### design/flow/constraint.sdc
create_clock -name core_clock -period 7.87 [get_ports {CLOCK_50}]
set_input_delay 1.5740 -clock core_clock [delete_from_list [all_inputs] [get_ports {CLOCK_50}]]
set_output_delay 1.5740 -clock core_clock [all_outputs]
set_load 0.01 [all_outputs]
### design/flow/run.sh
#!/bin/bash
# the make line also repeats each setting of config.mk as NAME=value (left out here)
make -C /OpenROAD-flow-scripts/flow DESIGN_CONFIG=/design/flow/config.mk WORK_HOME=/design/flow/orfs CLKGATE_MAP_FILE= finish
### design/flow/config.mk
export PLATFORM = sky130hd
export DESIGN_NAME = DE2_115_Project_Top
export DESIGN_NICKNAME = DE2_115_Project_Top
export VERILOG_FILES = /design/flow/design.v
export SDC_FILE = /design/flow/constraint.sdc
export NUM_CORES = 4
export LEC_CHECK = 0
export CAP_MARGIN = 20
export CELL_PAD_IN_SITES_GLOBAL_PLACEMENT = 0
export CORE_ASPECT_RATIO = 0.57
export CORE_MARGIN = 2
export CORE_UTILIZATION = 72
export CTS_CLUSTER_DIAMETER = 169
export GPL_ROUTABILITY_DRIVEN = 1
export PLACE_DENSITY_LB_ADDON = 0.18
export SLEW_MARGIN = 40
### design/flow/design.v
module memory (
    input  wire        clk,
    input  wire        rst,          
    input  wire        we,           
    input  wire [3:0]  write_addr,   
    input  wire [3:0]  read_addr_1,  
    input  wire [3:0]  read_addr_2,  
    input  wire [15:0] write_data,   
    output wire [15:0] read_data_1,  
    output wire [15:0] read_data_2   
);
    reg [15:0] RAM [0:15];
    integer i;
    assign read_data_1 = RAM[read_addr_1];
    assign read_data_2 = RAM[read_addr_2];
    always @(posedge clk) begin
        if (rst) begin
            for (i = 0; i < 16; i = i + 1) begin
                RAM[i] <= 16'd0;
            end
        end else if (we) begin
            RAM[write_addr] <= write_data;
        end
    end
endmodule
module module_alu (
    input  wire [2:0]  opcode,
    input  wire signed [15:0] operand_a,
    input  wire signed [15:0] operand_b,
    output reg  signed [15:0] result
);
    localparam OP_LOAD  = 3'b000;
    localparam OP_ADD   = 3'b001;
    localparam OP_ADDI  = 3'b010;
    localparam OP_SUB   = 3'b011;
    localparam OP_SUBI  = 3'b100;
    localparam OP_MUL   = 3'b101;
    localparam OP_CLEAR = 3'b110;
    localparam OP_DSPLY = 3'b111; 
    always @(*) begin
        case (opcode)
            OP_LOAD:  result = operand_b;         
            OP_ADD:   result = operand_a + operand_b;
            OP_ADDI:  result = operand_a + operand_b;
            OP_SUB:   result = operand_a - operand_b;
            OP_SUBI:  result = operand_a - operand_b;
            OP_MUL:   result = operand_a * operand_b;
            OP_CLEAR: result = 16'd0;             
            OP_DSPLY: result = operand_a;         
            default:  result = 16'd0;
        endcase
    end
endmodule
module module_mini_cpu (
    input  wire        clk,                                    
    input  wire        rst,
    input  wire        button_power,    
    input  wire        button_send,     
    input  wire [17:0] switches,     
    output reg         system_reset_out,     
    output reg         show_splash_req, 
    output reg         force_blank_req, 
    output reg         lcd_start,
    output reg [2:0]   lcd_opcode,
    output reg [3:0]   lcd_reg_index,
    output reg [15:0]  lcd_value,
    input  wire        lcd_busy
);
    localparam [2:0] OP_LOAD    = 3'b000;
    localparam [2:0] OP_ADD     = 3'b001;
    localparam [2:0] OP_ADDI    = 3'b010;
    localparam [2:0] OP_SUB     = 3'b011;
    localparam [2:0] OP_SUBI    = 3'b100;
    localparam [2:0] OP_MUL     = 3'b101;
    localparam [2:0] OP_CLEAR   = 3'b110;
    localparam [2:0] OP_DISPLAY = 3'b111;
    wire [2:0] op_code      = switches[17:15];
    wire [3:0] reg_dest     = switches[14:11];  
    wire [3:0] reg_source_1 = switches[10:7];   
    wire [3:0] reg_source_2 = switches[6:3];    
    wire [6:0] immediate_raw  = switches[6:0]; 
    wire       immediate_sign = immediate_raw[6];
    wire [5:0] immediate_mag  = immediate_raw[5:0];
    reg  memory_write_enable;
    reg  [15:0] memory_write_data;
    wire [15:0] memory_read_1, memory_read_2;
    reg  [15:0] alu_input_a, alu_input_b;
    wire signed [15:0] alu_result;
    reg clear_instruction_signal; 
    wire memory_reset = system_reset_out || clear_instruction_signal;
    wire [3:0] read_address_1;
    assign read_address_1 = (op_code == OP_DISPLAY) ? reg_dest : reg_source_1;
    wire signed [15:0] immediate_extended;
    assign immediate_extended = (immediate_sign) ? -{10'd0, immediate_mag} : {10'd0, immediate_mag};
    reg btn_send_last, btn_power_last;
    wire send_released  = (btn_send_last == 1'b1 && button_send == 1'b0);
    wire power_released = (btn_power_last == 1'b1 && button_power == 1'b0);
    always @(posedge clk) begin
        btn_send_last  <= button_send;
        btn_power_last <= button_power;
    end
    memory mem_unit (
        .clk(clk), 
        .rst(memory_reset), 
        .we(memory_write_enable), 
        .write_addr(reg_dest), 
        .write_data(memory_write_data),
        .read_addr_1(read_address_1),
        .read_addr_2(reg_source_2),
        .read_data_1(memory_read_1), 
        .read_data_2(memory_read_2)
    );
    module_alu alu_unit (
        .opcode(op_code), 
        .operand_a(alu_input_a), 
        .operand_b(alu_input_b), 
        .result(alu_result)
    );
    localparam STATE_OFF        = 0, 
               STATE_WAIT_BOOT  = 1, 
               STATE_SPLASH     = 2, 
               STATE_IDLE       = 3, 
               STATE_EXECUTE    = 4, 
               STATE_LATCH      = 5, 
               STATE_SHUTDOWN   = 6, 
               STATE_UPDATE_LCD = 7, 
               STATE_WAIT_LCD   = 8;
    reg [3:0] current_state;
    reg [15:0] wait_timer; 
    always @(posedge clk) begin
        clear_instruction_signal <= 0; 
        if (rst) begin
            current_state <= STATE_OFF;
            system_reset_out <= 1;
            memory_write_enable <= 0;
            lcd_start <= 0;
            show_splash_req <= 0;
            force_blank_req <= 0;
            wait_timer <= 0;
        end else
        case (current_state)
            STATE_OFF: begin
                system_reset_out <= 1; 
                memory_write_enable <= 0; 
                lcd_start <= 0; 
                show_splash_req <= 0; 
                force_blank_req <= 0; 
                wait_timer <= 0;
                if (power_released) begin 
                    system_reset_out <= 0; 
                    current_state <= STATE_WAIT_BOOT; 
                end
            end
            STATE_WAIT_BOOT: begin
                if (wait_timer < 1000) begin
                    wait_timer <= wait_timer + 1;
                end else if (!lcd_busy) begin
                    current_state <= STATE_SPLASH;
                end
            end
            STATE_SPLASH: begin 
                show_splash_req <= 1; 
                current_state <= STATE_UPDATE_LCD; 
            end
            STATE_IDLE: begin
                memory_write_enable <= 0; 
                lcd_start <= 0; 
                show_splash_req <= 0; 
                force_blank_req <= 0;
                if (power_released) begin
                    current_state <= STATE_SHUTDOWN;
                end else if (send_released) begin
                    current_state <= STATE_EXECUTE;
                end
            end
            STATE_SHUTDOWN: begin 
                force_blank_req <= 1; 
                current_state <= STATE_UPDATE_LCD; 
            end
            STATE_EXECUTE: begin
                case (op_code)
                    OP_LOAD: begin 
                        alu_input_a <= 0; 
                        alu_input_b <= immediate_extended; 
                    end 
                    OP_ADD, OP_SUB: begin 
                        alu_input_a <= memory_read_1; 
                        alu_input_b <= memory_read_2; 
                    end 
                    OP_ADDI, OP_SUBI, OP_MUL: begin 
                        alu_input_a <= memory_read_1; 
                        alu_input_b <= immediate_extended; 
                    end 
                    OP_CLEAR: begin 
                        alu_input_a <= 0; 
                        alu_input_b <= 0; 
                        clear_instruction_signal <= 1; 
                    end 
                    OP_DISPLAY: begin 
                        alu_input_a <= memory_read_1; 
                        alu_input_b <= 0; 
                    end 
                    default: begin alu_input_a <= 0; alu_input_b <= 0; end
                endcase
                current_state <= STATE_LATCH;
            end
            STATE_LATCH: begin
                if (op_code != OP_DISPLAY && op_code != OP_CLEAR) begin 
                    memory_write_enable <= 1; 
                    memory_write_data <= alu_result;
                end
                lcd_opcode <= op_code; 
                lcd_reg_index <= reg_dest; 
                lcd_value <= alu_result;
                current_state <= STATE_UPDATE_LCD;
            end
            STATE_UPDATE_LCD: begin 
                memory_write_enable <= 0; 
                lcd_start <= 1; 
                wait_timer <= 0; 
                current_state <= STATE_WAIT_LCD; 
            end
            STATE_WAIT_LCD: begin
                lcd_start <= 0; 
                if (wait_timer < 15) begin
                    wait_timer <= wait_timer + 1;
                end else if (!lcd_busy) begin
                    if (force_blank_req) current_state <= STATE_OFF;
                    else current_state <= STATE_IDLE;
                end
            end
        endcase
    end
endmodule
module lcd_init_hd44780 (
    input  wire        clk,
    input  wire        rst,
    input  wire        start,
    output reg         done,
    output reg  [7:0]  lcd_data,
    output reg         lcd_rs,
    output reg         lcd_rw,
    output reg         lcd_e
);
    localparam [7:0] CMD_FUNCTION_SET  = 8'h38;
    localparam [7:0] CMD_DISPLAY_ON    = 8'h0C;
    localparam [7:0] CMD_DISPLAY_CLEAR = 8'h01;
    localparam [7:0] CMD_ENTRY_MODE    = 8'h06;
    localparam integer NUM_CMDS = 4;
    localparam [31:0] DELAY_POWER_ON  = 32'd750_000;
    localparam [31:0] DELAY_STD_CMD   = 32'd2_000;
    localparam [31:0] DELAY_CLEAR_CMD = 32'd90_000;
    localparam [31:0] DELAY_PULSE_E   = 32'd50;
    localparam [2:0] S_IDLE=0, S_POWER_WAIT=1, S_SETUP=2, S_PULSE=3, S_WAIT=4, S_DONE=5;
    reg [2:0]  state, next_state;
    reg [31:0] delay_cnt, next_delay_cnt;
    reg [2:0]  cmd_idx, next_cmd_idx;
    reg [7:0] current_cmd;
    function [7:0] command_rom;
        input [2:0] idx;
        case (idx)
            3'd0: command_rom = CMD_FUNCTION_SET;
            3'd1: command_rom = CMD_DISPLAY_ON;
            3'd2: command_rom = CMD_DISPLAY_CLEAR;
            default: command_rom = CMD_ENTRY_MODE;
        endcase
    endfunction
    function [31:0] cmd_delay_rom;
        input [2:0] idx;
        case (idx)
            3'd2: cmd_delay_rom = DELAY_CLEAR_CMD;
            default: cmd_delay_rom = DELAY_STD_CMD;
        endcase
    endfunction
    always @(posedge clk or posedge rst) begin
        if (rst) begin
            state <= S_IDLE; delay_cnt <= 0; cmd_idx <= 0;
        end else begin
            state <= next_state; delay_cnt <= next_delay_cnt; cmd_idx <= next_cmd_idx;
        end
    end
    always @(*) begin
        next_state = state; next_delay_cnt = delay_cnt; next_cmd_idx = cmd_idx;
        case (state)
            S_IDLE: if (start) begin next_state = S_POWER_WAIT; next_delay_cnt = DELAY_POWER_ON; next_cmd_idx = 0; end
            S_POWER_WAIT: if (delay_cnt > 0) next_delay_cnt = delay_cnt - 1; else next_state = S_SETUP;
            S_SETUP: if (cmd_idx < NUM_CMDS) begin next_state = S_PULSE; next_delay_cnt = DELAY_PULSE_E; end else next_state = S_DONE;
            S_PULSE: if (delay_cnt > 0) next_delay_cnt = delay_cnt - 1; else begin next_state = S_WAIT; next_delay_cnt = cmd_delay_rom(cmd_idx); end
            S_WAIT: if (delay_cnt > 0) next_delay_cnt = delay_cnt - 1; else begin next_cmd_idx = cmd_idx + 1; next_state = S_SETUP; end
            S_DONE: next_state = S_DONE;
            default: next_state = S_IDLE;
        endcase
    end
    always @(*) begin
        lcd_data = 0; lcd_rs = 0; lcd_rw = 0; lcd_e = 0; done = 0;
        current_cmd = (cmd_idx < NUM_CMDS) ? command_rom(cmd_idx) : 8'h00;
        case (state)
            S_SETUP: begin lcd_data = current_cmd; end
            S_PULSE: begin lcd_data = current_cmd; lcd_e = 1; end
            S_WAIT:  begin lcd_data = current_cmd; end
            S_DONE:  begin done = 1; end
        endcase
    end
endmodule
module lcd_controller (
    input  wire        clk,
    input  wire        rst,
    input  wire        start_update,    
    input  wire        mode_splash,    
    input  wire        mode_blank,     
    input  wire [2:0]  instruction_opcode,     
    input  wire [3:0]  register_index,    
    input  wire signed [15:0] register_value, 
    output reg         busy_flag,          
    output wire [7:0] lcd_data,
    output wire       lcd_rs,
    output wire       lcd_rw,
    output wire       lcd_e
);
    wire init_done;
    reg  trigger_init;
    wire [7:0] init_data_bus;
    wire init_rs, init_rw, init_e;
    lcd_init_hd44780 lcd_init_inst (
        .clk(clk), .rst(rst), .start(trigger_init), .done(init_done),
        .lcd_data(init_data_bus), .lcd_rs(init_rs), .lcd_rw(init_rw), .lcd_e(init_e)
    );
    reg [7:0] write_data_bus;
    reg write_rs, write_e;
    assign lcd_data = (init_done) ? write_data_bus : init_data_bus;
    assign lcd_rs   = (init_done) ? write_rs       : init_rs;
    assign lcd_rw   = 1'b0;  
    assign lcd_e    = (init_done) ? write_e        : init_e;
    reg [7:0] lcd_buffer [0:31];  
    reg [15:0] absolute_value;
    reg [3:0]  digit_thou, digit_hund, digit_tens, digit_ones, digit_ten_thou; 
    integer i;
    function [39:0] get_opcode_string; 
        input [2:0] op;
        case(op)
            3'b000: get_opcode_string = "LOAD ";
            3'b001: get_opcode_string = "ADD  ";
            3'b010: get_opcode_string = "ADDI ";
            3'b011: get_opcode_string = "SUB  ";
            3'b100: get_opcode_string = "SUBI ";
            3'b101: get_opcode_string = "MUL  ";
            3'b110: get_opcode_string = "CLEAR"; 
            3'b111: get_opcode_string = "DPL  "; 
            default: get_opcode_string = "UNK  ";
        endcase
    endfunction
    reg [39:0] current_op_str;
    localparam S_IDLE        = 0, 
               S_FORMAT_TEXT = 1, 
               S_CMD_CLEAR   = 2, S_WAIT_CLEAR   = 3, 
               S_WRITE_LINE1 = 4, 
               S_CMD_NEWLINE = 5, S_WAIT_NEWLINE = 6, 
               S_WRITE_LINE2 = 7, 
               S_PULSE_EN    = 8; 
    reg [3:0] state;
    reg [3:0] return_state; 
    reg [31:0] delay_counter;
    reg [5:0] char_pointer;
    localparam DELAY_PULSE = 32'd50;     
    localparam DELAY_CHAR  = 32'd2500;   
    localparam DELAY_CMD   = 32'd80000;  
    always @(posedge clk or posedge rst) begin
        if (rst) begin
            state <= S_IDLE;
            trigger_init <= 0;
            busy_flag <= 1;
            write_e <= 0;
            write_rs <= 0;
            write_data_bus <= 8'h00;
            char_pointer <= 0;
        end else begin
            if (!trigger_init && !init_done) trigger_init <= 1;
            case (state)
                S_IDLE: begin
                    write_e <= 0;
                    if (init_done) begin
                        busy_flag <= 0;
                        if (start_update) begin
                            busy_flag <= 1;
                            state <= S_FORMAT_TEXT;
                        end
                    end
                end
                S_FORMAT_TEXT: begin
                    if (mode_blank) begin
                        for(i=0; i<32; i=i+1) lcd_buffer[i] = " "; 
                    end
                    else if (mode_splash) begin
                        lcd_buffer[0] = "-"; lcd_buffer[1] = "-"; 
                        lcd_buffer[2] = "-"; lcd_buffer[3] = "-";
                        for(i=4; i<10; i=i+1) lcd_buffer[i] = " ";
                        lcd_buffer[10] = "[";
                        lcd_buffer[11] = "0"; lcd_buffer[12] = "0";
                        lcd_buffer[13] = "0"; lcd_buffer[14] = "0";
                        lcd_buffer[15] = "]";
                        for(i=16; i<26; i=i+1) lcd_buffer[i] = " "; 
                        lcd_buffer[26] = "+";
                        for(i=27; i<32; i=i+1) lcd_buffer[i] = "0";
                    end 
                    else if (instruction_opcode == 3'b110) begin 
                        current_op_str = get_opcode_string(instruction_opcode); 
                        {lcd_buffer[0], lcd_buffer[1], lcd_buffer[2], lcd_buffer[3], lcd_buffer[4]} = current_op_str;
                        for(i=5; i<32; i=i+1) lcd_buffer[i] = " ";
                    end
                    else begin 
                        current_op_str = get_opcode_string(instruction_opcode);
                        {lcd_buffer[0], lcd_buffer[1], lcd_buffer[2], lcd_buffer[3], lcd_buffer[4]} = current_op_str;
                        for(i=5; i<10; i=i+1) lcd_buffer[i] = " ";
                        lcd_buffer[10] = "[";
                        lcd_buffer[11] = (register_index[3]) ? "1" : "0";
                        lcd_buffer[12] = (register_index[2]) ? "1" : "0";
                        lcd_buffer[13] = (register_index[1]) ? "1" : "0";
                        lcd_buffer[14] = (register_index[0]) ? "1" : "0";
                        lcd_buffer[15] = "]";
                        for(i=16; i<26; i=i+1) lcd_buffer[i] = " ";
                        if (register_value[15] == 1'b1) begin
                            lcd_buffer[26] = "-"; absolute_value = -register_value;
                        end else begin
                            lcd_buffer[26] = "+"; absolute_value = register_value;
                        end
                        digit_ten_thou = (absolute_value/10000)%10; 
                        digit_thou     = (absolute_value/1000)%10;
                        digit_hund     = (absolute_value/100)%10; 
                        digit_tens     = (absolute_value/10)%10; 
                        digit_ones     = absolute_value%10;
                        lcd_buffer[27] = {4'b0011, digit_ten_thou}; 
                        lcd_buffer[28] = {4'b0011, digit_thou};
                        lcd_buffer[29] = {4'b0011, digit_hund}; 
                        lcd_buffer[30] = {4'b0011, digit_tens};
                        lcd_buffer[31] = {4'b0011, digit_ones};
                    end
                    state <= S_CMD_CLEAR;
                end
                S_CMD_CLEAR: begin 
                    write_rs <= 0; write_data_bus <= 8'h01; write_e <= 1;
                    delay_counter <= DELAY_PULSE; state <= S_WAIT_CLEAR; 
                end
                S_WAIT_CLEAR: begin 
                    if (delay_counter > 0) begin delay_counter <= delay_counter - 1; if(delay_counter==DELAY_PULSE/2) write_e<=0; end 
                    else begin delay_counter <= DELAY_CMD; char_pointer <= 0; state <= S_WRITE_LINE1; end 
                end
                S_WRITE_LINE1: begin 
                    if (delay_counter > 0) delay_counter <= delay_counter - 1; 
                    else begin 
                        if (char_pointer < 16) begin 
                            write_rs <= 1; write_data_bus <= lcd_buffer[char_pointer];
                            write_e <= 1; delay_counter <= DELAY_CHAR; 
                            char_pointer <= char_pointer + 1; 
                            return_state <= S_WRITE_LINE1; state <= S_PULSE_EN; 
                        end else state <= S_CMD_NEWLINE; 
                    end 
                end
                S_CMD_NEWLINE: begin 
                    write_rs <= 0; write_data_bus <= 8'hC0; write_e <= 1;
                    delay_counter <= DELAY_PULSE; state <= S_WAIT_NEWLINE; 
                end
                S_WAIT_NEWLINE: begin 
                    if (delay_counter > 0) begin delay_counter <= delay_counter - 1; if(delay_counter==DELAY_PULSE/2) write_e<=0; end 
                    else begin delay_counter <= DELAY_CHAR; state <= S_WRITE_LINE2; end 
                end
                S_WRITE_LINE2: begin 
                    if (delay_counter > 0) delay_counter <= delay_counter - 1; 
                    else begin 
                        if (char_pointer < 32) begin 
                            write_rs <= 1; write_data_bus <= lcd_buffer[char_pointer];
                            write_e <= 1; delay_counter <= DELAY_CHAR; 
                            char_pointer <= char_pointer + 1; 
                            return_state <= S_WRITE_LINE2; state <= S_PULSE_EN; 
                        end else state <= S_IDLE; 
                    end 
                end
                S_PULSE_EN: begin 
                    if (delay_counter > 0) begin 
                        delay_counter <= delay_counter - 1; 
                        if(delay_counter == DELAY_PULSE/2) write_e <= 0; 
                    end else begin 
                        delay_counter <= DELAY_CHAR; state <= return_state; 
                    end 
                end
            endcase
        end
    end
endmodule
module DE2_115_Project_Top (
    input  wire        CLOCK_50,
    input  wire        RST,       
    input  wire [3:0]  KEY,       
    input  wire [17:0] SW,        
    output wire [7:0]  LCD_DATA,
    output wire        LCD_RS,
    output wire        LCD_RW,
    output wire        LCD_EN,
    output wire        LCD_ON,   
    output wire        LCD_BLON
);
    assign LCD_ON   = 1'b1;
    assign LCD_BLON = 1'b1;
    wire        cpu_lcd_start;
    wire [2:0]  cpu_lcd_opcode;
    wire [3:0]  cpu_lcd_reg_idx;
    wire [15:0] cpu_lcd_value;
    wire        lcd_is_busy;
    wire system_reset;          
    wire is_splash_screen;  
    wire is_shutdown_screen;  
    wire button_power = !KEY[0];
    wire button_send  = !KEY[1];
    module_mini_cpu cpu (
        .clk(CLOCK_50),
        .rst(RST),
        .button_power(button_power),
        .button_send(button_send),
        .switches(SW),
        .system_reset_out(system_reset),
        .show_splash_req(is_splash_screen),
        .force_blank_req(is_shutdown_screen),
        .lcd_start(cpu_lcd_start),
        .lcd_opcode(cpu_lcd_opcode),
        .lcd_reg_index(cpu_lcd_reg_idx),
        .lcd_value(cpu_lcd_value),
        .lcd_busy(lcd_is_busy)
    );
    lcd_controller display_ctrl (
        .clk(CLOCK_50),
        .rst(system_reset),         
        .start_update(cpu_lcd_start),
        .mode_splash(is_splash_screen),
        .mode_blank(is_shutdown_screen),
        .instruction_opcode(cpu_lcd_opcode),
        .register_index(cpu_lcd_reg_idx),
        .register_value(cpu_lcd_value),
        .busy_flag(lcd_is_busy),
        .lcd_data(LCD_DATA),
        .lcd_rs(LCD_RS),
        .lcd_rw(LCD_RW),
        .lcd_e(LCD_EN)
    );
endmodule
==> results of run 1 <==
[metal layers]
layer	GRT usage [%]	up-vias	wire length [microns]
li1	-	13100	-
met1	58.8	15000	41300
met2	62.2	2829	50300
met3	16.6	551	19600
met4	13.7	4	4760
met5	0	-	31
[final cells by class]
class / instances / area share [%]
Antenna cell: 6 / 0.0359
Clock buffer: 57 / 3.10
Clock inverter: 33 / 0.550
Inverter: 188 / 1.69
Multi-Input combinational cell: 2594 / 51.3
Sequential cell: 522 / 35.5
Tap cell: 672 / 2.01
Timing Repair Buffer: 303 / 5.82
[repair_timing]
item	CTS	global route
endpoints found under the setup margin	9	15
setup buffers	27	35
cloned	0	0
resized	54	99
pin swaps	45	59
[per-stage QoR]
step | utilization (%) | instance area (sq um) | TNS, ns | power (mW) | setup WS (ns)
floorplan | - | 36900 | -0.118 | 3.36 | -0.0598
global placement | 77.2 | 38900 | -0.284 | 3.49 | -0.190
detailed placement | 77.5 | 39000 | -1.28 | 3.52 | -0.301
CTS | 81.6 | 41100 | 0 | 5.76 | 0.00184
global route | 83.2 | 41900 | -5.07 | 5.92 | -0.627
finish | 83.2 | 41900 | -2.44 | 5.83 | -0.399
==> run summary, run 1 <==
run metrics: Remaining DRCs 0, Area Overhead vs Synth 14.1%, core area 50300 sq um, hold_ws 0.469 ns, Comb group 436 uW, total gr overflow 0, Synth area leader edfxtp_1, layout check failures negative setup slack, worst slew pin tran 0.945 ns, final std cells w/o fill 4375, area of the mapped netlist 36700 sq um, part of the power in registers 52.6%, Main logic family simple AND/OR/NAND/NOR gates, number of max-slew violations in the final report 0, xor/xnor share 4.28%, Most common cell on crit path buf_4, flop2flop setup slack -0.40 ns, clock root cell clkbuf_16, CP startpoint kind flop, cell area power density 139 nW/um^2, Synth Warn # 6, Tcrit/Tclk final 105%, Max-slew headroom 36.7%, clk sinks 522, Die Height 174 microns, stages on the worst setup path 38, first-pass GRT wire length 173000 microns, IO Count 37, CTS tree yes, Clock Path Buffers 3, final clock skew 0.0207 ns, CP Max Fanout 9, Top delay family on crit path AND-OR/OR-AND gates, initial antenna violation count 10, Clk Latency, worst-skew pair 0.61 ns, Clock Pin Slew Worst Setup and Hold Paths 0.08 ns, DR pass1 iterations 8, most common cell in the synthesized netlist edfxtp_1, Placed Instances 4223, Pwr top sequential cells, number of global-route vias before repair 30400, YS chip area 36700 sq um, Synth flops 522, CTS Buf Count 48, FFs w/ async S/R, synth 12.1%, clock network power share 40.0%, Die ar. 52900 sq um, Final Setup Violations 9, Reg2Reg Depth 38, Commonest flop edfxtp_1, Seq. cell area 14900 sq um, port buffer count 31, worst vdd rail ir drop 0.245 mV, Cell Type Count 121, H-Tree Depth 2, Slowest cell on crit path edfxtp_1, routed wire length 116000 microns, P_clk 2.33 mW, Peak Freq 0.121 GHz, Yosys Instances 3513, tool warnings 52, Worst setup EP type flop, CP required 8.29 ns, synthesized area per cell 10.4 sq um, DP Wirelength 77700 microns, Seq power 3.06 mW, largest net degree at the start of global routing 68, r2r endpoint display_ctrl.lcd_buffer[31][3], num rows 62, WL per Instance 26.5 microns, max_cap viols 0, Hold Buf Count CTS 0, Net Sw Frac 24.2%, post-synthesis mux area share 10.6%, Critical Path AT 8.69 ns, Worst Setup EP display_ctrl.lcd_buffer[31][3], area fraction in compound gates 14.0%, RSZ-0062 raised after global routing yes, CP max stage delay 0.43 ns, fp util 72.9%, Setup WS post-layout -0.399 ns, via count 31600, Hold Crit Class reg -> async, Int Pwr 4.42 mW, Yosys top cell area share 33.4%, Post-synth EDFFs 408, DRT iter0 DRCs 5522, yosys simple share 17.7%, Total GRT Usage 42.6%, Gate power share 7.5%, Nets 3879, Post-synth seq share 40.5%, filler instances 2667, MI comb area 21500 sq um, final hold violation count 0, P_sw 1.41 mW, crit path kind reg -> reg, Final GP Congestion 0.963, Worst R2R Start cpu.lcd_value[1], WP buf/inv 7, Post-Syn Instances 3513, status complete, but fails checks, CP startpoint cpu.lcd_value[1], minimum clock period 8.27 ns, commonest cells in the netlist edfxtp_1, and2_1, nand2_1, nor2_1, inv_1, Chip Width 303 microns, top cells, area edfxtp_1, mux4_2, and2_1, Final ANT Viol Nets 0, leakage power 16.8 nW, vias per cell 7.21, Post-Synth Adder-Cell Area 8.67%
==> inputs of run 2 (changes only) <==
- CELL_PAD_IN_SITES_GLOBAL_PLACEMENT: 0 -> default
- CORE_ASPECT_RATIO: 0.57 -> default
- CORE_UTILIZATION: 72 -> 40
- CTS_CLUSTER_DIAMETER: 169 -> default
- GPL_ROUTABILITY_DRIVEN: 1 -> default
- PLACE_DENSITY_LB_ADDON: 0.18 -> default
- SLEW_MARGIN: 40 -> 20
- clock period: 7.87 -> 10.9 ns (I/O delays scaled with it)
==> run 2 against run 1 <==
Sequential share of layout area up 1.6 points. Largest cell class unchanged. Final area fell by 4.4%. Now clean on timing, DRC and antenna. Non-clock buffer count is 203 lower. Critical path depth shrank 5. Combinational power is 33% lower. Highest routed layer unchanged. Core utilization fell by 39 points.
==> run summary, run 2 <==
run metrics: status finished clean, minimum clock period 9.93 ns (+1.66 ns), Top delay family on crit path AND-OR/OR-AND gates, part of the power in registers 51.2% (-1.4 points), Peak Freq 0.101 GHz (-17%), Fin Setup TNS 0 ns (+2.44 ns), initial antenna violation count 10 (unchanged), Reg2Reg Depth 33 (-13%), Post-Synth Adder-Cell Area 8.67% (unchanged), hold path start cpu.current_state[3], DR pass1 iterations 5 (-3), clock network power share 42.0% (+2.0 points), worst vdd rail ir drop 0.114 mV (-54%), Chip Width 307 microns (+1.3%), total gr overflow 0 (unchanged), Clock Path Buffers 3 (unchanged), Slowest cell on crit path nor4_2, Final Setup Violations 0 (-9), number of max-slew violations in the final report 0 (unchanged), Seq power 2.20 mW (-28%), clk sinks 522 (unchanged), Worst Setup EP display_ctrl.lcd_buffer[31][2], DRT iter0 DRCs 2718 (-51%), Yosys Instances 3513 (unchanged), stages on the worst setup path 33 (-13%), port buffer count 31 (unchanged), area of placed instances 38300 sq um (-1.8%), Final ANT Viol Nets 0 (unchanged), cell area power density 108 nW/um^2 (-23%), Die ar. 94200 sq um (+78%), Area Overhead vs Synth 9.08%, Cell Type Count 121 (unchanged), post-synthesis mux area share 10.6% (unchanged), RSZ-0062 raised after global routing no, Clock Pin Slew Worst Setup and Hold Paths 0.07 ns (about the same), total power 4.30 mW (-26%), CP startpoint kind flop, hold path endpoint cpu.show_splash_req, Worst R2R Start cpu.lcd_value[1], Pwr top sequential cells, number of global-route vias before repair 27200 (-11%), max_cap viols 0 (unchanged), num rows 111 (+79%), first-pass GRT wire length 159000 microns (-7.7%), final clock skew 0.0377 ns (+0.0170 ns), final instance area 40000 sq um (-4.4%), leakage power 15.6 nW (-6.9%), CP Max Fanout 13 (+4), Yosys top cell area share 33.4% (unchanged), CTS tree yes, Final GP Congestion 0.886 (-8.0%), r2r endpoint display_ctrl.lcd_buffer[31][2], flop2flop setup slack 0.97 ns (+1.37 ns), Critical Path AT 10.35 ns (+1.66 ns), top cells, area edfxtp_1, mux4_2, and2_1, Commonest flop edfxtp_1, Remaining DRCs 0 (unchanged), Net Sw Frac 22.8% (-1.5 points), P_sw 980 uW (-31%), Clk Latency, worst-skew pair 0.61 ns (about the same), Post-Syn Instances 3513 (unchanged), Tcrit/Tclk final 91.1% (-14 points), CTS Buf Count 53 (+10%), area of the mapped netlist 36700 sq um (unchanged), YS chip area 36700 sq um (unchanged), Synth Warn # 6 (unchanged), DP Wirelength 69400 microns (-11%), final hold violation count 0 (unchanged), FFs w/ async S/R, synth 12.1% (unchanged), commonest cells in the netlist edfxtp_1, and2_1, nand2_1, nor2_1, inv_1, core area 91200 sq um (+81%), Gate power share 6.8% (-0.7 points), Hold Buf Count CTS 0 (unchanged), Most common cell on crit path ha_1, Comb group 294 uW (-33%), PostCTS Resize Cnt 0 (-100%), P_clk 1.81 mW (-22%), worst slew pin tran 1.11 ns (+0.167 ns), Nets 3681 (-5.1%), Synth area leader edfxtp_1, Die Height 307 microns (+76%), area fraction in compound gates 14.0% (unchanged), largest net degree at the start of global routing 65 (-4.4%), yosys simple share 17.7% (unchanged), tool warnings 49 (-5.8%), crit path kind reg -> reg, filler instances 8556 (+220%), most common cell in the synthesized netlist edfxtp_1, Hold Crit Depth 2, Post-synth EDFFs 408 (unchanged), CP required 11.32 ns (+3.03 ns), Worst setup EP type flop, Max-slew headroom 25.7% (-11 points), WL per Instance 21.8 microns (-18%), setup repair bufs after CTS 0 (-100%), H-Tree Depth 2 (unchanged), CP max stage delay 0.65 ns (+0.22 ns), xor/xnor share 4.28% (unchanged), CP startpoint cpu.lcd_value[1], Total GRT Usage 21.8% (-21 points), Post-synth seq share 40.5% (unchanged), fp util 40.2% (-33 points), IO Count 37 (unchanged), WP buf/inv 1 (-6), Int Pwr 3.32 mW (-25%), Hold Crit Class reg -> reg, routed wire length 102000 microns (-12%), clock root cell clkbuf_16, via count 27400 (-13%), Main logic family simple AND/OR/NAND/NOR gates, Synth flops 522 (unchanged), synthesized area per cell 10.4 sq um (unchanged), vias per cell 5.84 (-19%)
run 2: per-stage QoR:
| stage | cells | hold slack (ns) | worst slack (ns) | util, % |
|---|---|---|---|---|
| 2_1_floorplan | 3514 | 0.431 | 2.59 | - |
| 3_3_place_gp | 4587 | 0.450 | 1.18 | 42.0 |
| 3_5_place_dp | 4588 | 0.456 | 1.15 | 42.0 |
| 4_1_cts | 4684 | 0.466 | 1.09 | 43.8 |
| 5_1_grt | 4688 | 0.493 | 0.224 | 43.9 |
| 6_report | 4688 | 0.463 | 0.971 | 43.9 |
run 2: area by class of cell:
class | count | area, sq um | area share, %
Sequential cell | 522 | 14900 | 37.1
Tap cell | 1186 | 1480 | 3.71
Clock buffer | 74 | 1490 | 3.73
Multi-Input combinational cell | 2594 | 20500 | 51.1
Antenna cell | 2 | 5.00 | 0.0125
Timing Repair Buffer | 100 | 843 | 2.11
Inverter | 188 | 706 | 1.76
Clock inverter | 22 | 194 | 0.484
run 2: metal layers:
layer	up-vias	global-route usage [%]	share of wire [%]
li1	12800	-	-
met1	13500	29.4	43
met2	981	35.7	47
met3	179	3.76	7.7
met4	10	6.73	3.0
met5	-	0	0.066
==> inputs of run 3 (changes only) <==
- CORE_UTILIZATION: 40 -> 72
- SETUP_SLACK_MARGIN: default -> -0.8
- clock period: 10.9 -> 9.42 ns (I/O delays scaled with it)
==> run 3 against run 2 <==
Now fails the layout checks on negative setup slack. Wire length is 3.3% lower. Final cell count is 11% lower. Global-route usage is 16 points higher. Non-clock buffer count is 13 higher. Combinational power is 13% higher. Synthesized area stayed put. Highest routed layer unchanged. Maximum frequency is 4.5% higher. Largest power group unchanged.
==> run summary, run 3 <==
run metrics: status complete, but fails checks, layout check failures negative setup slack, final core utilization 78.4% (+35 points), stages on the worst setup path 33 (unchanged), tool warnings 51 (+4.1%), leakage power 15.6 nW (+0.27%), num rows 82 (-26%), Top delay family on crit path simple AND/OR/NAND/NOR gates, P_clk 2.03 mW (+12%), Seq. cell area 14900 sq um (unchanged), post-synthesis mux area share 10.6% (unchanged), IO Count 37 (unchanged), DRT iter0 DRCs 3510 (+29%), Clock Pin Slew Worst Setup and Hold Paths 0.06 ns (about the same), Reg2Reg Depth 33 (unchanged), Synth flops 522 (unchanged), CP max stage delay 0.80 ns (+0.15 ns), filler instances 3030 (-65%), commonest cells in the netlist edfxtp_1, and2_1, nand2_1, nor2_1, inv_1, Clock Path Buffers 3 (unchanged), CP startpoint kind flop, WL per Instance 23.5 microns (+8.1%), H-Tree Depth 2 (unchanged), Most common cell on crit path ha_1, CP required 9.86 ns (-1.46 ns), Worst R2R Start cpu.lcd_value[0], Post-synth seq share 40.5% (unchanged), yosys simple share 17.7% (unchanged), WP buf/inv 1 (unchanged), MI comb area 20400 sq um (-0.21%), Yosys Instances 3513 (unchanged), setup repair bufs after CTS 0 (unchanged), Comb group 333 uW (+13%), CP startpoint cpu.lcd_value[0], xor/xnor share 4.28% (unchanged), Pwr top sequential cells, Yosys top cell area share 33.4% (unchanged), Worst Setup EP display_ctrl.lcd_buffer[31][2], Peak Freq 0.105 GHz (+4.5%), Final Setup Violations 3 (+3), worst slew pin tran 1.14 ns (+0.0294 ns), crit path kind reg -> reg, Worst setup EP type flop, Max-slew headroom 23.4% (-2.2 points), Remaining DRCs 0 (unchanged), Main logic family simple AND/OR/NAND/NOR gates, part of the power in registers 52.0% (+0.8 points), Die ar. 52800 sq um (-44%), Total GRT Usage 37.8% (+16 points), Post-Synth Adder-Cell Area 8.67% (unchanged), Slowest cell on crit path nor3_1, Seq power 2.56 mW (+16%), clk sinks 522 (unchanged), Hold Buf Count CTS 0 (unchanged), fp util 73.0% (+33 points), Area Overhead vs Synth 7.38%, worst vdd rail ir drop 0.196 mV (+73%), Final ANT Viol Nets 0 (unchanged), synthesized area per cell 10.4 sq um (unchanged), initial antenna violation count 12 (+2), cell area power density 125 nW/um^2 (+16%), hold_ws 0.251 ns (-0.213 ns), Post-Syn Instances 3513 (unchanged), area of the mapped netlist 36700 sq um (unchanged), Critical Path AT 9.95 ns (-0.40 ns), clock network power share 41.3% (-0.7 points), vias per cell 6.91 (+18%), CTS tree yes, minimum clock period 9.50 ns (-0.428 ns), final hold violation count 0 (unchanged), clock root cell clkbuf_16, Hold Crit Class reg -> async, Post-synth EDFFs 408 (unchanged), port buffer count 31 (unchanged), Die Height 230 microns (-25%), Gate power share 6.8% (about the same), Commonest flop edfxtp_1, DP Wirelength 67800 microns (-2.4%), Nets 3695 (+0.38%), largest net degree at the start of global routing 68 (+4.6%), PostCTS Resize Cnt 0 (unchanged), core area 50300 sq um (-45%), final clock skew 0.0267 ns (-0.0110 ns), YS chip area 36700 sq um (unchanged), r2r endpoint display_ctrl.lcd_buffer[31][2], Final GP Congestion 0.937 (+5.7%), Cell Type Count 121 (unchanged), first-pass GRT wire length 157000 microns (-1.3%), Int Pwr 3.78 mW (+14%), Chip Width 230 microns (-25%), number of global-route vias before repair 28700 (+5.6%), FFs w/ async S/R, synth 12.1% (unchanged), top cells, area edfxtp_1, mux4_2, and2_1, Tcrit/Tclk final 101% (+9.8 points), Setup WS post-layout -0.0814 ns (-1.05 ns), total gr overflow 0 (unchanged), most common cell in the synthesized netlist edfxtp_1, P_sw 1.13 mW (+15%), DR pass1 iterations 6 (+1), CTS Buf Count 54 (+1.9%), Net Sw Frac 23.0% (+0.25 points), Synth area leader edfxtp_1, Synth Warn # 6 (unchanged), routed wire length 98600 microns (-3.3%), Clk Latency, worst-skew pair 0.62 ns (about the same), number of max-slew violations in the final report 0 (unchanged), via count 29000 (+5.9%), CP Max Fanout 9 (-4), area fraction in compound gates 14.0% (unchanged), flop2flop setup slack -0.08 ns (-1.05 ns), max_cap viols 0 (unchanged)
==> run 3: layout make-up <==
cell class | count | area share [%]
repair buffers | 113 | 2.32
clock inverters | 26 | 0.425
clock buffers | 76 | 3.82
inverters | 188 | 1.79
multi-input cells | 2594 | 51.8
flip-flops and latches | 522 | 37.7
well taps | 672 | 2.13
diodes | 3 | 0.0190
==> run 3: per-layer routing <==
metal | wire (microns) | global-route usage [%] | up-vias
li1 | - | - | 12800
met5 | 112 | 0 | -
met3 | 12400 | 10.1 | 299
met1 | 37800 | 52.2 | 14000
met4 | 3080 | 12.5 | 12
met2 | 45200 | 58.9 | 1905
==> run 3: stage by stage <==
| step | instance area (sq um) | setup TNS [ns] | worst slack [ns] | instances | total power, mW |
|---|---|---|---|---|---|
| finish | 39400 | -0.124 | -0.0814 | 4194 | 4.92 |
| global route | 39400 | -5.01 | -0.696 | 4191 | 5.04 |
| CTS | 39400 | 0 | 0.0770 | 4191 | 4.92 |
| detailed placement | 37700 | 0 | 0.145 | 4089 | 2.92 |
| global placement | 37700 | 0 | 0.386 | 4089 | 2.91 |
| floorplan | 36700 | 0 | 1.11 | 3514 | 2.81 |
==> inputs of run 4 (changes only) <==
- ABC_AREA: default -> 1
- CAP_MARGIN: 20 -> 10
- CELL_PAD_IN_SITES_DETAIL_PLACEMENT: default -> 2
- CELL_PAD_IN_SITES_GLOBAL_PLACEMENT: default -> 1
- CORE_ASPECT_RATIO: default -> 1.42
- CORE_UTILIZATION: 72 -> 58
- CTS_CLUSTER_DIAMETER: default -> 235
- CTS_CLUSTER_SIZE: default -> 94
- GPL_ROUTABILITY_DRIVEN: default -> 1
- GPL_TIMING_DRIVEN: default -> 1
- HOLD_SLACK_MARGIN: default -> -0.09
- MAX_ROUTING_LAYER: default -> met4
- MIN_ROUTING_LAYER: default -> met2
- PLACE_DENSITY_LB_ADDON: default -> 0.1
- SETUP_SLACK_MARGIN: -0.8 -> 0.87
- SLEW_MARGIN: 20 -> 35
- TNS_END_PERCENT: default -> 50
- clock period: 9.42 -> 10.6 ns (I/O delays scaled with it)
==> run 4 against run 3 <==
The run now fails in detailed placement (3_5_place_dp). Synthesized area shrank 1.3%. Synthesized cell count grew 30%. Die size grew 22%.
==> run summary, run 4 <==
run results: status aborted with a tool error, Fail Step detailed placement (3_5_place_dp), Log Error [ERROR DPL-0033] detailed placement checks failed during check placement., area of the mapped netlist 36200 sq um (-1.3%), Yosys Instances 4572 (+30%), Post-Synth Adder-Cell Area 8.50% (-0.17 points), Die Height 302 microns (+31%), most common cell in the synthesized netlist nor2_1, fp util 58.4% (-15 points), Chip Width 214 microns (-7.0%), IO Count 37 (unchanged), Commonest flop edfxtp_1, Synth Warn # 6 (unchanged), top cells, area edfxtp_1, nor2_1, nand2_1, YS chip area 36200 sq um (-1.3%), core area 62100 sq um (+23%), Cell Type Count 80 (-34%), area fraction in compound gates 14.6% (+0.57 points), xor/xnor share 3.03% (-1.3 points), Final GP Congestion 1.05 (+12%), Post-synth seq share 41.0% (+0.54 points), post-synthesis mux area share 0% (-11 points), Die ar. 64500 sq um (+22%), num rows 109 (+33%), port buffer count 31 (unchanged), Yosys top cell area share 33.8% (+0.45 points), Main logic family simple AND/OR/NAND/NOR gates, Synth flops 522 (unchanged), Post-Syn Instances 4572 (+30%), commonest cells in the netlist nor2_1, nand2_1, inv_1, edfxtp_1, o21ai_0, Post-synth EDFFs 408 (unchanged), yosys simple share 23.2% (+5.5 points), Synth area leader edfxtp_1, synthesized area per cell 7.92 sq um (-24%), FFs w/ async S/R, synth 12.1% (unchanged)
-- run 4: metrics by stage --
| step | instances | total power [mW] | setup WS, ns | cell area (sq um) |
|---|---|---|---|---|
| floorplan | 4573 | 2.56 | 3.92 | 36200 |
| global placement | 5294 | 2.71 | 2.63 | 37300 |
==> inputs of run 5 (changes only) <==
- CORE_ASPECT_RATIO: 1.42 -> 1.11
- CTS_CLUSTER_DIAMETER: 235 -> 169
- HOLD_SLACK_MARGIN: -0.09 -> -0.01
- PLACE_DENSITY_LB_ADDON: 0.1 -> 0.18
- SETUP_SLACK_MARGIN: 0.87 -> default
- SLEW_MARGIN: 35 -> 0
- TNS_END_PERCENT: 50 -> 55
==> run 5 against run 4 <==
Synthesized cell count stayed put. Die size about the same. Synthesized area stayed put. The run again fails in detailed placement (3_5_place_dp).
==> run summary, run 5 <==
run results: port buffer count 31 (unchanged), fp util 58.7% (+0.30 points), Log Error [ERROR DPL-0033] detailed placement checks failed during check placement., Fail Step detailed placement (3_5_place_dp), commonest cells in the netlist nor2_1, nand2_1, inv_1, edfxtp_1, o21ai_0, area of the mapped netlist 36200 sq um (unchanged), FFs w/ async S/R, synth 12.1% (unchanged), IO Count 37 (unchanged), num rows 96 (-12%), Post-Syn Instances 4572 (unchanged), Die Height 267 microns (-11%), area fraction in compound gates 14.6% (unchanged), xor/xnor share 3.03% (unchanged), top cells, area edfxtp_1, nor2_1, nand2_1, synthesized area per cell 7.92 sq um (unchanged), most common cell in the synthesized netlist nor2_1, core area 61700 sq um (-0.51%), status aborted with a tool error, Yosys top cell area share 33.8% (unchanged), Die ar. 64500 sq um (about the same), Post-synth EDFFs 408 (unchanged), post-synthesis mux area share 0% (unchanged), Synth flops 522 (unchanged), Final GP Congestion 0.957 (-8.6%), Cell Type Count 80 (unchanged), Main logic family simple AND/OR/NAND/NOR gates, Post-Synth Adder-Cell Area 8.50% (unchanged), Chip Width 241 microns (+13%), YS chip area 36200 sq um (unchanged), Yosys Instances 4572 (unchanged), Synth area leader edfxtp_1, Commonest flop edfxtp_1, yosys simple share 23.2% (unchanged), Synth Warn # 6 (unchanged), Post-synth seq share 41.0% (unchanged)
run 5: stage by stage:
stage / hold slack, ns / std cells / setup WS (ns) / area, sq um / power (mW)
after floorplan: 0.390 / 4573 / 3.92 / 36200 / 2.56
after global placement: 0.368 / 5289 / 2.34 / 37200 / 2.70
==> inputs of run 6 (changes only) <==
- ABC_AREA: 1 -> default
- CAP_MARGIN: 10 -> 20
- CELL_PAD_IN_SITES_GLOBAL_PLACEMENT: 1 -> default
- CORE_ASPECT_RATIO: 1.11 -> 0.95
- CORE_MARGIN: 2 -> 9
- CORE_UTILIZATION: 58 -> 19
- CTS_CLUSTER_DIAMETER: 169 -> 147
- CTS_CLUSTER_SIZE: 94 -> default
- GPL_ROUTABILITY_DRIVEN: 1 -> default
- GPL_TIMING_DRIVEN: 1 -> default
- HOLD_SLACK_MARGIN: -0.01 -> default
- MAX_ROUTING_LAYER: met4 -> default
- MIN_ROUTING_LAYER: met2 -> met1
- PLACE_DENSITY_LB_ADDON: 0.18 -> 0.22
- SETUP_SLACK_MARGIN: default -> 4.05
- SLEW_MARGIN: 0 -> 30
- TNS_END_PERCENT: 55 -> 100
- clock period: 10.6 -> 20.0 ns (I/O delays scaled with it)
==> run 6 against run 5 <==
The run now finishes clean. Die size rose to 3.2 times the previous value. Synthesized area up 1.3%. Synthesized cell count down 23%.
==> run summary, run 6 <==
run metrics: WL per Instance 20.8 microns, synthesized area per cell 10.4 sq um (+32%), commonest cells in the netlist edfxtp_1, and2_1, nand2_1, nor2_1, inv_1, Met3 Wirelength 3750 microns, max_cap viols 0, CP max stage delay 0.73 ns, WL met2 60400 microns, Synth flops 522 (unchanged), Fin Setup TNS 0 ns, IO Count 37 (unchanged), routed wire length 126000 microns, Die Height 446 microns (+67%), top cells, area edfxtp_1, mux4_2, and2_1, Commonest flop edfxtp_1, Post-Synth Adder-Cell Area 8.67% (+0.17 points), final clock skew 0.0539 ns, Die ar. 209000 sq um (+220%), Total GRT Usage 11.8%, first-pass GRT wire length 194000 microns, worst vdd rail ir drop 0.0535 mV, worst slew pin tran 1.01 ns, Clock Path Buffers 3, Remaining DRCs 0, largest net degree at the start of global routing 50, Cell Type Count 121 (+51%), Synth Warn # 6 (unchanged), filler instances 21300, Max-slew headroom 31.9%, H-Tree Depth 3, port buffer count 31 (unchanged), Main logic family simple AND/OR/NAND/NOR gates, Nets 3705, total gr overflow 0, Worst Setup EP display_ctrl.lcd_buffer[31][2], RSZ-0062 raised after global routing no, leakage power 16.0 nW, FFs w/ async S/R, synth 12.1% (unchanged), r2r endpoint display_ctrl.lcd_buffer[31][2], Net Sw Frac 24.4%, status finished clean, Setup WS post-layout 9.73 ns, Synth area leader edfxtp_1, Clock Pin Slew Worst Setup and Hold Paths 0.06 ns, post-place setup slack 9.76 ns, clock root cell clkbuf_16, Int Pwr 2.00 mW, vias per cell 4.62, final hold violation count 0, initial antenna violation count 13, yosys simple share 17.7% (-5.5 points), post-synthesis mux area share 10.6% (+11 points), tool warnings 49, Worst R2R Start cpu.lcd_value[1], DR top layer met5, Final Setup Violations 0, MI comb area 20600 sq um, clk sinks 522, Tcrit/Tclk final 51.3%, via count 28000, Gate power share 6.3%, final core utilization 22.3%, met1 wire length 59600 microns, Pwr top the clock network, P_sw 647 uW, Post-synth EDFFs 408 (unchanged), WP buf/inv 1, Post-Syn Instances 3513 (-23%), area of the mapped netlist 36700 sq um (+1.3%), Peak Freq 0.0974 GHz, Final GP Congestion 0.761 (-20%), most common cell in the synthesized netlist edfxtp_1, xor/xnor share 4.28% (+1.3 points), CP Max Fanout 13, DR pass1 iterations 5, core area 191000 sq um (+210%), CP required 20.52 ns, flop2flop setup slack 9.73 ns, Yosys Instances 3513 (-23%), number of max-slew violations in the final report 0, Seq power 1.20 mW, stages on the worst setup path 33, part of the power in registers 45.4%, CTS tree yes, CP startpoint cpu.lcd_value[1], area fraction in compound gates 14.0% (-0.57 points), Chip Width 469 microns (+94%), CTS Buf Count 67, Top delay family on crit path AND-OR/OR-AND gates, DP Wirelength 89100 microns, Final ANT Viol Nets 0, DRT iter0 DRCs 1704, PostCTS Resize Cnt 0, Most common cell on crit path ha_1, Comb group 166 uW, number of global-route vias before repair 30400, Yosys top cell area share 33.4% (-0.45 points), YS chip area 36700 sq um (+1.3%), Clk Latency, worst-skew pair 0.67 ns, Critical Path AT 10.79 ns, Worst setup EP type flop, Hold Buf Count CTS 0, clock network power share 48.3%, fp util 19.2% (-39 points), Slowest cell on crit path nor4_2, P_clk 1.28 mW, Post-synth seq share 40.5% (-0.54 points), Seq. cell area 14900 sq um, setup repair bufs after CTS 0, Hold Crit Class reg -> async, CP startpoint kind flop, num rows 156 (+63%), cell area power density 62.3 nW/um^2, crit path kind reg -> reg, final std cells w/o fill 6065, Placed Instances 5941, minimum clock period 10.27 ns, Area Overhead vs Synth 16.0%, Reg2Reg Depth 33
run 6: per-stage QoR:
| stage | hold WS (ns) | area (sq um) | power [mW] |
|---|---|---|---|
| 2_1_floorplan | 0.431 | 36700 | 1.32 |
| 3_3_place_gp | 0.449 | 40100 | 1.39 |
| 3_5_place_dp | 0.466 | 40200 | 1.39 |
| 4_1_cts | 0.478 | 42500 | 2.69 |
| 5_1_grt | 0.494 | 42600 | 2.75 |
| 6_report | 0.463 | 42600 | 2.65 |
run 6: area by class of cell:
class / instances / area share [%]
Inverter: 188 / 1.66
Clock buffer: 90 / 4.31
Antenna cell: 2 / 0.0118
Multi-Input combinational cell: 2594 / 48.4
Tap cell: 2528 / 7.43
Clock inverter: 31 / 1.08
Timing Repair Buffer: 110 / 2.21
Sequential cell: 522 / 34.9
run 6: routing by layer:
metal  up-vias  track usage [%]
met4         2             2.21
met1     14700             16.1
met5         -                0
met3       150             1.58
li1      12800                -
met2       370             20.0
==> inputs of run 7 (changes only) <==
- ABC_AREA: default -> 1
- CAP_MARGIN: 20 -> 5
- CELL_PAD_IN_SITES_DETAIL_PLACEMENT: 2 -> default
- CELL_PAD_IN_SITES_GLOBAL_PLACEMENT: default -> 0
- CORE_ASPECT_RATIO: 0.95 -> 0.9
- CORE_MARGIN: 9 -> 2
- CORE_UTILIZATION: 19 -> 72
- CTS_CLUSTER_DIAMETER: 147 -> 169
- GPL_ROUTABILITY_DRIVEN: default -> 1
- MIN_ROUTING_LAYER: met1 -> default
- PLACE_DENSITY_LB_ADDON: 0.22 -> 0.18
- SETUP_SLACK_MARGIN: 4.05 -> -0.42
- SLEW_MARGIN: 30 -> 40
- TNS_END_PERCENT: 100 -> default
- clock period: 20.0 -> 6.11 ns (I/O delays scaled with it)
==> run 7 against run 6 <==
The layout now fails its checks (negative setup slack). Sequential share of layout area is 0.30 points higher. Sequential power went up to 3.3 times the previous value. Wire length is 10% lower. Critical path depth is 28 higher. Critical path type unchanged. Critical endpoint is now display_ctrl.lcd_buffer[31][1].
==> run summary, run 7 <==
run metrics: status complete, but fails checks, layout check failures negative setup slack, most common cell in the synthesized netlist nor2_1, Worst Setup EP display_ctrl.lcd_buffer[31][1], Die Height 217 microns (-51%), Slowest cell on crit path edfxtp_1, synthesized area per cell 7.92 sq um (-24%), Clock Path Buffers 3 (unchanged), Yosys top cell area share 33.8% (+0.45 points), Hold Crit Class reg -> reg, Post-Synth Adder-Cell Area 8.50% (-0.17 points), area fraction in compound gates 14.6% (+0.57 points), crit path kind reg -> reg, clock network power share 40.8% (-7.5 points), Int Pwr 5.89 mW (+190%), clk sinks 522 (unchanged), max_cap viols 0 (unchanged), Reg2Reg Depth 61 (+85%), port buffer count 31 (unchanged), core area 49400 sq um (-74%), Total GRT Usage 41.7% (+30 points), tool warnings 55 (+12%), final clock skew 0.0429 ns (-0.0110 ns), clock root cell clkbuf_16, part of the power in registers 50.4% (+5.0 points), Die ar. 52100 sq um (-75%), hold path start cpu.wait_timer[10], Synth flops 522 (unchanged), flop2flop setup slack -1.01 ns (-10.74 ns), largest net degree at the start of global routing 124 (+150%), Nets 5051 (+36%), Final ANT Viol Nets 0 (unchanged), cell area power density 187 nW/um^2 (+200%), hold path endpoint cpu.wait_timer[10], final std cells w/o fill 5549 (-8.5%), Commonest flop edfxtp_1, Fin Setup TNS -12.88 ns (-12.88 ns), WP buf/inv 9 (+8), Cell Type Count 80 (-34%), Post-synth seq share 41.0% (+0.54 points), Peak Freq 0.140 GHz (+44%), number of max-slew violations in the final report 0 (unchanged), Gate power share 8.8% (+2.5 points), YS chip area 36200 sq um (-1.3%), Net Sw Frac 25.5% (+1.1 points), via count 35200 (+25%), stages on the worst setup path 61 (+85%), P_clk 3.23 mW (+150%), Final GP Congestion 0.969 (+27%), Hold Buf Count CTS 0 (unchanged), yosys simple share 23.2% (+5.5 points), worst vdd rail ir drop 0.246 mV (+360%), Main logic family simple AND/OR/NAND/NOR gates, H-Tree Depth 2 (-1), RSZ-0062 raised after global routing yes, filler instances 2732 (-87%), MI comb area 19000 sq um (-7.9%), post-synthesis mux area share 0% (-11 points), IO Count 37 (unchanged), top cells, area edfxtp_1, nor2_1, nand2_1, num rows 77 (-51%), Remaining DRCs 0 (unchanged), CTS Buf Count 52 (-22%), Area Overhead vs Synth 16.5%, CP max stage delay 0.45 ns (-0.28 ns), Worst setup EP type flop, WL per Instance 20.4 microns (-1.8%), Most common cell on crit path nand2_4, fp util 73.3% (+54 points), Worst R2R Start cpu.lcd_value[3], Clk Latency, worst-skew pair 0.65 ns (-0.02 ns), DP Wirelength 71200 microns (-20%), leakage power 19.1 nW (+19%), DR pass1 iterations 10 (+5), initial antenna violation count 4 (-9), worst slew pin tran 0.949 ns (-0.0641 ns), Clock Pin Slew Worst Setup and Hold Paths 0.06 ns (about the same), FFs w/ async S/R, synth 12.1% (unchanged), Comb group 697 uW (+320%), CTS tree yes, Yosys Instances 4572 (+30%), Setup WS post-layout -1.01 ns (-10.74 ns), CP startpoint kind flop, P_sw 2.02 mW (+210%), xor/xnor share 3.03% (-1.3 points), Post-synth EDFFs 408 (unchanged), Synth area leader edfxtp_1, first-pass GRT wire length 171000 microns (-12%), vias per cell 6.34 (+37%), Top delay family on crit path simple AND/OR/NAND/NOR gates, Hold Crit Depth 2, minimum clock period 7.12 ns (-3.15 ns), CP startpoint cpu.lcd_value[3], final hold violation count 0 (unchanged), Tcrit/Tclk final 117% (+65 points), Seq power 3.98 mW (+230%), r2r endpoint display_ctrl.lcd_buffer[31][1], area of the mapped netlist 36200 sq um (-1.3%), number of global-route vias before repair 33300 (+9.8%), Placed Instances 5378 (-9.5%), commonest cells in the netlist nor2_1, nand2_1, inv_1, edfxtp_1, o21ai_0, Max-slew headroom 36.7% (+4.8 points), CP Max Fanout 6 (-7), Chip Width 240 microns (-49%), total gr overflow 0 (unchanged), Post-Syn Instances 4572 (+30%), routed wire length 113000 microns (-10%), DRT iter0 DRCs 5148 (+200%), Critical Path AT 7.49 ns (-3.30 ns), final core utilization 85.4% (+63 points), Synth Warn # 6 (unchanged), CP required 6.48 ns (-14.04 ns), Final Setup Violations 22 (+22), Seq. cell area 14900 sq um (unchanged), post-place setup slack -0.772 ns (-10.54 ns), Pwr top sequential cells
run 7: cell type report:
cell class                 count  share of cell area [%]
timing repair buffer         391                    7.23
multi-input combinational   3136                    45.0
antenna                        6                  0.0356
clock inverter                27                   0.649
sequential                   522                    35.2
inverter                     726                    6.57
clock buffer                  70                    3.36
tap                          671                    1.99
run 7: metal layers:
layer,track usage [%],part of all wire (%),up-vias
met1,51.8,34,16100
met5,0,0,-
met4,24.2,7.0,0
li1,-,-,15600
met2,67.9,46,2773
met3,8.64,13,710
run 7: metrics by stage:
| stage | cell area, sq um | total power [mW] | hold WS [ns] |
|---|---|---|---|
| after global placement | 38900 | 4.66 | 0.414 |
| after floorplan | 36200 | 4.44 | 0.390 |
| final | 42200 | 7.91 | 0.438 |
| after CTS | 41200 | 7.83 | 0.439 |
| after detailed placement | 39000 | 4.69 | 0.428 |
| after global routing | 42200 | 8.06 | 0.452 |
run 7: timing repair:
action                     in CTS  in global routing
setup buffers                  28                 41
setup endpoints to repair      11                 20
pin swaps                      63                108
resized                        77                154
gates cloned                    0                  0
==> inputs of run 8 (changes only) <==
- CAP_MARGIN: 5 -> 20
- CELL_PAD_IN_SITES_GLOBAL_PLACEMENT: 0 -> default
- CORE_ASPECT_RATIO: 0.9 -> default
- CTS_CLUSTER_DIAMETER: 169 -> 58
- GPL_ROUTABILITY_DRIVEN: 1 -> default
- PLACE_DENSITY: default -> 0.36
- PLACE_DENSITY_LB_ADDON: 0.18 -> default
- SETUP_SLACK_MARGIN: -0.42 -> default
- SLEW_MARGIN: 40 -> 20
- clock period: 6.11 -> 6.82 ns (I/O delays scaled with it)
==> run 8 against run 7 <==
Still fails the layout checks on negative setup slack. Global-route usage is 2.6 points lower. Synthesized area stayed put. Final cell count is 2.1% lower. Synthesized cell count stayed put. Critical path type unchanged. Critical endpoint is now display_ctrl.lcd_buffer[29][3]. Largest cell class unchanged.
==> run summary, run 8 <==
run metrics: CP startpoint kind flop, Post-synth EDFFs 408 (unchanged), Die ar. 52100 sq um (about the same), IO Count 37 (unchanged), first-pass GRT wire length 162000 microns (-5.2%), part of the power in registers 47.8% (-2.6 points), Chip Width 228 microns (-5.0%), Gate power share 8.1% (-0.7 points), Hold Crit Depth 1 (-1), xor/xnor share 3.03% (unchanged), Peak Freq 0.135 GHz (-3.8%), clk sinks 522 (unchanged), hold path endpoint display_ctrl.lcd_init_inst.state[0], Seq power 3.57 mW (-10%), worst slew pin tran 1.23 ns (+0.284 ns), CTS Buf Count 56 (+7.7%), Worst setup EP type flop, hold path start display_ctrl.trigger_init, CTS tree yes, fp util 72.6% (-0.65 points), total gr overflow 0 (unchanged), Reg2Reg Depth 62 (+1.6%), Post-synth seq share 41.0% (unchanged), Max-slew headroom 17.5% (-19 points), Cell Type Count 80 (unchanged), total power 7.47 mW (-5.6%), most common cell in the synthesized netlist nor2_1, status complete, but fails checks, clock root cell clkbuf_16, CP max stage delay 0.42 ns (-0.03 ns), Worst Setup EP display_ctrl.lcd_buffer[29][3], commonest cells in the netlist nor2_1, nand2_1, inv_1, edfxtp_1, o21ai_0, CP required 7.20 ns (+0.72 ns), Remaining DRCs 0 (unchanged), r2r endpoint display_ctrl.lcd_buffer[29][3], Clock Pin Slew Worst Setup and Hold Paths 0.06 ns (about the same), Tcrit/Tclk final 109% (-8.0 points), Final GP Congestion 0.959 (-1.1%), CP Max Fanout 5 (-1), WP buf/inv 20 (+11), final std cells w/o fill 5430 (-2.1%), Comb group 607 uW (-13%), Die Height 228 microns (+5.3%), DP Wirelength 68700 microns (-3.4%), Clock Path Buffers 3 (unchanged), FFs w/ async S/R, synth 12.1% (unchanged), num rows 82 (+6.5%), Final Setup Violations 11 (-50%), Net Sw Frac 25.4% (-0.12 points), tool warnings 53 (-3.6%), crit path kind reg -> reg, area of the mapped netlist 36200 sq um (unchanged), P_sw 1.90 mW (-6.0%), hold_ws 0.425 ns (-0.0134 ns), Total GRT Usage 39.1% (-2.6 points), number of max-slew violations in the final report 0 (unchanged), RSZ-0062 raised after global routing yes, yosys simple share 23.2% (unchanged), Hold Crit Class reg -> reg, CP startpoint cpu.lcd_value[1], Top delay family on crit path simple AND/OR/NAND/NOR gates, Critical Path AT 7.78 ns (+0.29 ns), via count 34100 (-3.0%), Setup WS post-layout -0.581 ns (+0.427 ns), cell area power density 179 nW/um^2 (-4.5%), Int Pwr 5.57 mW (-5.5%), Synth flops 522 (unchanged), stages on the worst setup path 62 (+1.6%), H-Tree Depth 2 (unchanged), Synth Warn # 6 (unchanged), Commonest flop edfxtp_1, final hold violation count 0 (unchanged), Nets 4927 (-2.5%), final clock skew 0.0547 ns (+0.0118 ns), area fraction in compound gates 14.6% (unchanged), Yosys top cell area share 33.8% (unchanged), Placed Instances 5221 (-2.9%), Worst R2R Start cpu.lcd_value[1], post-synthesis mux area share 0% (unchanged), synthesized area per cell 7.92 sq um (unchanged), Synth area leader edfxtp_1, YS chip area 36200 sq um (unchanged), max_cap viols 0 (unchanged), DR pass1 iterations 6 (-4), flop2flop setup slack -0.58 ns (+0.43 ns), Final ANT Viol Nets 0 (unchanged), Area Overhead vs Synth 15.1%, top cells, area edfxtp_1, nor2_1, nand2_1, Main logic family simple AND/OR/NAND/NOR gates, Yosys Instances 4572 (unchanged), number of global-route vias before repair 31500 (-5.4%), area of placed instances 37700 sq um (-3.1%), Hold Buf Count CTS 0 (unchanged), Slowest cell on crit path edfxtp_1, WL per Instance 20.3 microns (-0.29%), largest net degree at the start of global routing 90 (-27%), Post-Syn Instances 4572 (unchanged), final instance area 41700 sq um (-1.2%), Most common cell on crit path nand2_4, post-place setup slack -0.191 ns (+0.581 ns), core area 49900 sq um (+0.89%), worst vdd rail ir drop 0.300 mV (+22%), leakage power 18.7 nW (-2.2%), vias per cell 6.28 (-0.83%), port buffer count 31 (unchanged), routed wire length 110000 microns (-2.4%), minimum clock period 7.40 ns (+0.283 ns), clock network power share 44.1% (+3.3 points), Post-Synth Adder-Cell Area 8.50% (unchanged), layout check failures negative setup slack, P_clk 3.29 mW (+2%), DRT iter0 DRCs 4704 (-8.6%), Pwr top sequential cells, initial antenna violation count 3 (-1), Clk Latency, worst-skew pair 0.67 ns (+0.02 ns)
## run 8: per-stage QoR
step,setup TNS [ns],utilization [%]
final,-4.92,83.6
after global routing,-9.55,83.6
after CTS,-0.00279,80.9
after detailed placement,-0.853,75.7
after global placement,0,75.7
after floorplan,0,-
## run 8: what timing repair did
item                                    4_1_cts  5_1_grt
pin swaps                                    51      101
resized                                      69      216
buffers inserted                             39       60
endpoints found under the setup margin        8       16
## run 8: area by class of cell
type / count / area [sq um]
flip-flops and latches: 522 / 14900
clock inverters: 44 / 529
well taps: 672 / 841
diodes: 5 / 12.5
repair buffers: 263 / 2140
fillers: 2986 / 8170
multi-input cells: 3136 / 19100
clock buffers: 62 / 1470
inverters: 726 / 2770
## run 8: per-layer routing
metal	up-vias	track usage (%)	part of all wire [%]
met3	648	7.68	12
met1	15800	49.6	35
met5	-	0	0
li1	15400	-	-
met4	0	22.5	7.3
met2	2320	63.1	46
Power figures rest on the tool's default switching activity, not on a simulated workload.
